==> flow/design.v <==
`timescale 1ns / 1ps
module mult_gen_0(
    CLK,
    A,
    B,
    P
);
input              CLK;
input      [7:0]   A;
input      [7:0]   B;
output     [7:0]   P;
reg [7:0]  a_reg;
reg [7:0]  b_reg;
reg [7:0]  p_reg0;
reg [7:0]  p_reg1;
assign P = p_reg1;
always @(posedge CLK) begin
    a_reg  <= A;
    b_reg  <= B;
    p_reg0 <= a_reg * b_reg;
    p_reg1 <= p_reg0;
end
endmodule
`timescale 1ns / 1ps
module pe(
clk, 
rst,
in_data, 
in_weight, 
in_psum,
in_data_update, 
in_weight_update, 
in_psum_update,
out_psum, 
out_psum_vld
    );
parameter WIDTH             = 8;
parameter PIPELINE_STAGE    = 3;
input                               clk;
input                               rst;
input   [WIDTH - 1 : 0]             in_data;
input   [WIDTH - 1 : 0]             in_weight;
input   [WIDTH - 1 : 0]         in_psum;
input                               in_data_update;
input                               in_weight_update;
input                               in_psum_update;
output  [WIDTH - 1 : 0]         out_psum;
output                              out_psum_vld;
reg     [WIDTH - 1 : 0]             in_data_reg;
reg     [WIDTH - 1 : 0]             in_weight_reg;
reg     [WIDTH - 1 : 0]             in_psum_reg;
wire                                in_update;
wire    [WIDTH - 1 : 0]         out_mult;
reg     [WIDTH - 1 : 0]         in_psum_pipeline        [0 : PIPELINE_STAGE - 1];
reg                                 out_psum_vld_pipeline   [0 : PIPELINE_STAGE];
integer i;
mult_gen_0 mult_unit (
  .CLK(clk),   
  .A(in_data_reg),       
  .B(in_weight_reg),       
  .P(out_mult)       
);
assign in_update = (in_data_update | in_weight_update | in_psum_update);
assign out_psum = in_psum_pipeline[PIPELINE_STAGE-1] + out_mult;
assign out_psum_vld = out_psum_vld_pipeline[PIPELINE_STAGE];
always @(posedge clk) begin
    if(rst) begin
        in_data_reg <= 0;
        in_weight_reg <= 0;
        in_psum_reg <= 0;
    end
    else begin
        if(in_data_update) begin
            in_data_reg <= in_data;
        end
        if(in_weight_update) begin
            in_weight_reg <= in_weight;
        end
        if(in_psum_update) begin
            in_psum_reg <= in_psum;
        end
    end
end
always @(posedge clk) begin
    if(rst) begin
        for(i = 0; i <= PIPELINE_STAGE; i = i + 1) begin: zero_init_out_psum_vld
            out_psum_vld_pipeline[i] <= 0;
        end 
    end
    else begin
        out_psum_vld_pipeline[0] <= in_update;
        for(i = 0; i < PIPELINE_STAGE; i = i + 1) begin: pipeline_stage_out_psum_vld
            out_psum_vld_pipeline[i+1] <= out_psum_vld_pipeline[i];
        end 
    end
end
always @(posedge clk) begin
    if(rst) begin
        for(i = 0; i <= PIPELINE_STAGE - 1; i = i + 1) begin: zero_init_in_psum
            in_psum_pipeline[i] <= 0;
        end 
    end
    else begin
        in_psum_pipeline[0] <= in_psum_reg;
        for(i = 0; i < PIPELINE_STAGE - 1; i = i + 1) begin: pipeline_stage_in_psum
            in_psum_pipeline[i+1] <= in_psum_pipeline[i];
        end 
    end
end
endmodule
`timescale 1ns / 1ps
module pmul(
clk,rst,
in_update,
in_data2,
in_data1,
in_data0,
in_weight2,
in_weight1,
in_weight0,
psum,
psum_vld
    );
    parameter WIDTH = 8;
    input clk;
    input rst;
    input [WIDTH-1:0] in_data2;
    input [WIDTH-1:0] in_data1;
    input [WIDTH-1:0] in_data0;
    input [WIDTH-1:0] in_weight2;
    input [WIDTH-1:0] in_weight1;
    input [WIDTH-1:0] in_weight0;
    input wire        in_update;
    output [WIDTH-1:0]psum;
    output            psum_vld;
    wire [2:0] out_psum_vld;
    wire [WIDTH-1:0] out_psum [0:2];
    assign psum = out_psum[2] + out_psum[1] + out_psum[0];
    assign psum_vld = (out_psum_vld == 3'b111);
    pe pe2( .clk(clk), .rst(rst), 
            .in_data(in_data2), .in_weight(in_weight2), .in_psum(0), 
            .in_data_update(in_update), .in_weight_update(in_update), .in_psum_update(in_update), 
            .out_psum(out_psum[2]), .out_psum_vld(out_psum_vld[2]));
    pe pe1( .clk(clk), .rst(rst), 
            .in_data(in_data1), .in_weight(in_weight1), .in_psum(0), 
            .in_data_update(in_update), .in_weight_update(in_update), .in_psum_update(in_update), 
            .out_psum(out_psum[1]), .out_psum_vld(out_psum_vld[1]));
    pe pe0( .clk(clk), .rst(rst), 
            .in_data(in_data0), .in_weight(in_weight0), .in_psum(0), 
            .in_data_update(in_update), .in_weight_update(in_update), .in_psum_update(in_update), 
            .out_psum(out_psum[0]), .out_psum_vld(out_psum_vld[0]));
endmodule
`timescale 1ns / 1ps
module pcore(
    clk,rst,
    in_update,  
    activate2,
    activate1,
    activate0,
    weight2,
    weight1,
    weight0,
    out_psum,
    out_psum_vld
    );
    parameter WIDTH = 8;
    input wire                      clk,rst,in_update;
    input  wire [3*WIDTH-1:0]       activate2;
    input  wire [3*WIDTH-1:0]       activate1;
    input  wire [3*WIDTH-1:0]       activate0;
    input  wire [3*WIDTH-1:0]       weight2;
    input  wire [3*WIDTH-1:0]       weight1;
    input  wire [3*WIDTH-1:0]       weight0;
    output wire [WIDTH-1:0]         out_psum;
    output wire                     out_psum_vld;
    wire        [WIDTH-1:0]         psum[0:2];
    wire        [2:0]               psum_vld;
    assign out_psum = psum[2] + psum[1] + psum[0];
    assign out_psum_vld = psum_vld[2] & psum_vld[1] & psum_vld[0];
    pmul #(.WIDTH(WIDTH))p2(.clk(clk), .rst(rst), 
         .in_update(in_update), 
         .in_data2(activate2[3*WIDTH-1:2*WIDTH]), .in_data1(activate2[2*WIDTH-1:1*WIDTH]), .in_data0(activate2[1*WIDTH-1:0]), 
         .in_weight2(weight2[3*WIDTH-1:2*WIDTH]), .in_weight1(weight2[2*WIDTH-1:1*WIDTH]), .in_weight0(weight2[1*WIDTH-1:0]), 
         .psum(psum[2]), .psum_vld(psum_vld[2]));
    pmul #(.WIDTH(WIDTH))p1(.clk(clk), .rst(rst), 
         .in_update(in_update), 
         .in_data2(activate1[3*WIDTH-1:2*WIDTH]), .in_data1(activate1[2*WIDTH-1:1*WIDTH]), .in_data0(activate1[1*WIDTH-1:0]), 
         .in_weight2(weight1[3*WIDTH-1:2*WIDTH]), .in_weight1(weight1[2*WIDTH-1:1*WIDTH]), .in_weight0(weight1[1*WIDTH-1:0]), 
         .psum(psum[1]), .psum_vld(psum_vld[1]));
    pmul #(.WIDTH(WIDTH))p0(.clk(clk), .rst(rst), 
         .in_update(in_update), 
         .in_data2(activate0[3*WIDTH-1:2*WIDTH]), .in_data1(activate0[2*WIDTH-1:1*WIDTH]), .in_data0(activate0[1*WIDTH-1:0]), 
         .in_weight2(weight0[3*WIDTH-1:2*WIDTH]), .in_weight1(weight0[2*WIDTH-1:1*WIDTH]), .in_weight0(weight0[1*WIDTH-1:0]), 
         .psum(psum[0]), .psum_vld(psum_vld[0]));
endmodule
`timescale 1ns / 1ps
module computing_core(
clk,rst,
load_done,
activate0,
activate1,
activate2,
weight0,
weight1,
weight2,
weight3,
out_psum0,
out_psum1,
out_psum2,
out_psum3,
out_psum_vld
    );
    parameter WIDTH = 8;
    input  wire                 clk,rst,load_done;
    input  wire  [9*WIDTH-1:0]   weight0,weight1,weight2,weight3;
    input  wire [3*WIDTH-1:0]   activate0;
    input  wire [3*WIDTH-1:0]   activate1;
    input  wire [3*WIDTH-1:0]   activate2;
    output wire [WIDTH-1:0]     out_psum0;
    output wire [WIDTH-1:0]     out_psum1;
    output wire [WIDTH-1:0]     out_psum2;
    output wire [WIDTH-1:0]     out_psum3;
    output wire                 out_psum_vld;
    wire [3:0]      psum_vld;
    assign out_psum_vld = psum_vld[0] & psum_vld[1] & psum_vld[2] & psum_vld[3];
    pcore #(.WIDTH(WIDTH))p0(.clk(clk), .rst(rst), .in_update(load_done),
            .activate2(activate0),
            .activate1(activate1),
            .activate0(activate2),
            .weight2({weight0[64+:8], weight0[56+:8], weight0[48+:8]}),
            .weight1({weight0[40+:8], weight0[32+:8], weight0[24+:8]}),
            .weight0({weight0[16+:8], weight0[8+:8],  weight0[0+:8]}),
            .out_psum(out_psum0), .out_psum_vld(psum_vld[0]));
    pcore #(.WIDTH(WIDTH))p1(.clk(clk), .rst(rst), .in_update(load_done),
            .activate2(activate0),
            .activate1(activate1),
            .activate0(activate2),
            .weight2({weight1[64+:8], weight1[56+:8], weight1[48+:8]}),
            .weight1({weight1[40+:8], weight1[32+:8], weight1[24+:8]}),
            .weight0({weight1[16+:8], weight1[8+:8] , weight1[0+:8]}),
            .out_psum(out_psum1), .out_psum_vld(psum_vld[1]));
    pcore #(.WIDTH(WIDTH))p2(.clk(clk), .rst(rst), .in_update(load_done),
            .activate2(activate0),
            .activate1(activate1),
            .activate0(activate2),
            .weight2({weight2[64+:8], weight2[56+:8], weight2[48+:8]}),
            .weight1({weight2[40+:8], weight2[32+:8], weight2[24+:8]}),
            .weight0({weight2[16+:8], weight2[8+:8] , weight2[0+:8]}),
            .out_psum(out_psum2), .out_psum_vld(psum_vld[2]));
    pcore #(.WIDTH(WIDTH))p3(.clk(clk), .rst(rst), .in_update(load_done),
            .activate2(activate0),
            .activate1(activate1),
            .activate0(activate2),
            .weight2({weight3[64+:8], weight3[56+:8], weight3[48+:8]}),
            .weight1({weight3[40+:8], weight3[32+:8], weight3[24+:8]}),
            .weight0({weight3[16+:8], weight3[8+:8] , weight3[0+:8]}),
            .out_psum(out_psum3), .out_psum_vld(psum_vld[3]));
endmodule
export LEC_CHECK = 0
export CAP_MARGIN = 20
export CORE_MARGIN = 2
export CORE_UTILIZATION = 40
export SETUP_SLACK_MARGIN = 1.4
export SLEW_MARGIN = 20
create_clock -name core_clock -period 6.24 [get_ports {clk}]
run.sh (not shown) runs the stock make flow with config.mk's settings and CLKGATE_MAP_FILE=.
The first run completed and failed the layout checks on antenna rules.
Next try:
Settings changed: CTS_CLUSTER_DIAMETER from default to 340, PLACE_DENSITY_LB_ADDON from default to 0.12, SETUP_SLACK_MARGIN 1.4 to default, SLEW_MARGIN 20 to 5.
Clock period 6.24 ns to 6.5 ns, I/O delays scaled along.
=> Now the flow completed with no timing, DRC or antenna violations; count of clock-buffer cells in the layout is higher by 1; design area stays flat; synthesized area is unchanged; worst hold slack loses 7.9 ps.
Next try:
Settings changed: ABC_AREA from default to 1, CAP_MARGIN 20 to 0, CELL_PAD_IN_SITES_GLOBAL_PLACEMENT from default to 3, CORE_ASPECT_RATIO from default to 1.05, CORE_MARGIN 2 to 4, CORE_UTILIZATION 40 to 65, CTS_CLUSTER_SIZE from default to 23, GPL_ROUTABILITY_DRIVEN from default to 0, GPL_TIMING_DRIVEN from default to 1, MAX_ROUTING_LAYER from default to met5, PLACE_DENSITY_LB_ADDON 0.12 to 0.18, SETUP_SLACK_MARGIN from default to -0.29.
=> The new run did not get past global placement without I/O (3_1_place_gp_skip_io), error FLW-0024; die area decreases by 32%; synthesized cell count increases by 38%; area after synthesis increases by 6.8%.
Next try:
Settings changed: ABC_AREA 1 to default, CAP_MARGIN 0 to 20, CELL_PAD_IN_SITES_GLOBAL_PLACEMENT 3 to default, CORE_ASPECT_RATIO 1.05 to default, CORE_MARGIN 4 to 2, CORE_UTILIZATION 65 to 59, CTS_CLUSTER_DIAMETER 340 to default, CTS_CLUSTER_SIZE 23 to default, GPL_ROUTABILITY_DRIVEN 0 to default, GPL_TIMING_DRIVEN 1 to default, MAX_ROUTING_LAYER met5 to default, PLACE_DENSITY_LB_ADDON 0.18 to default, SETUP_SLACK_MARGIN -0.29 to 1.24, SLEW_MARGIN 5 to 20.
Clock period 6.5 ns to 4.77 ns, I/O delays scaled along.
=> This time the run reached the layout checks and failed them: setup timing. Die area came out higher by 0.74%. Synthesized area falls by 6.4%. Synthesized cell count came out lower by 28%.
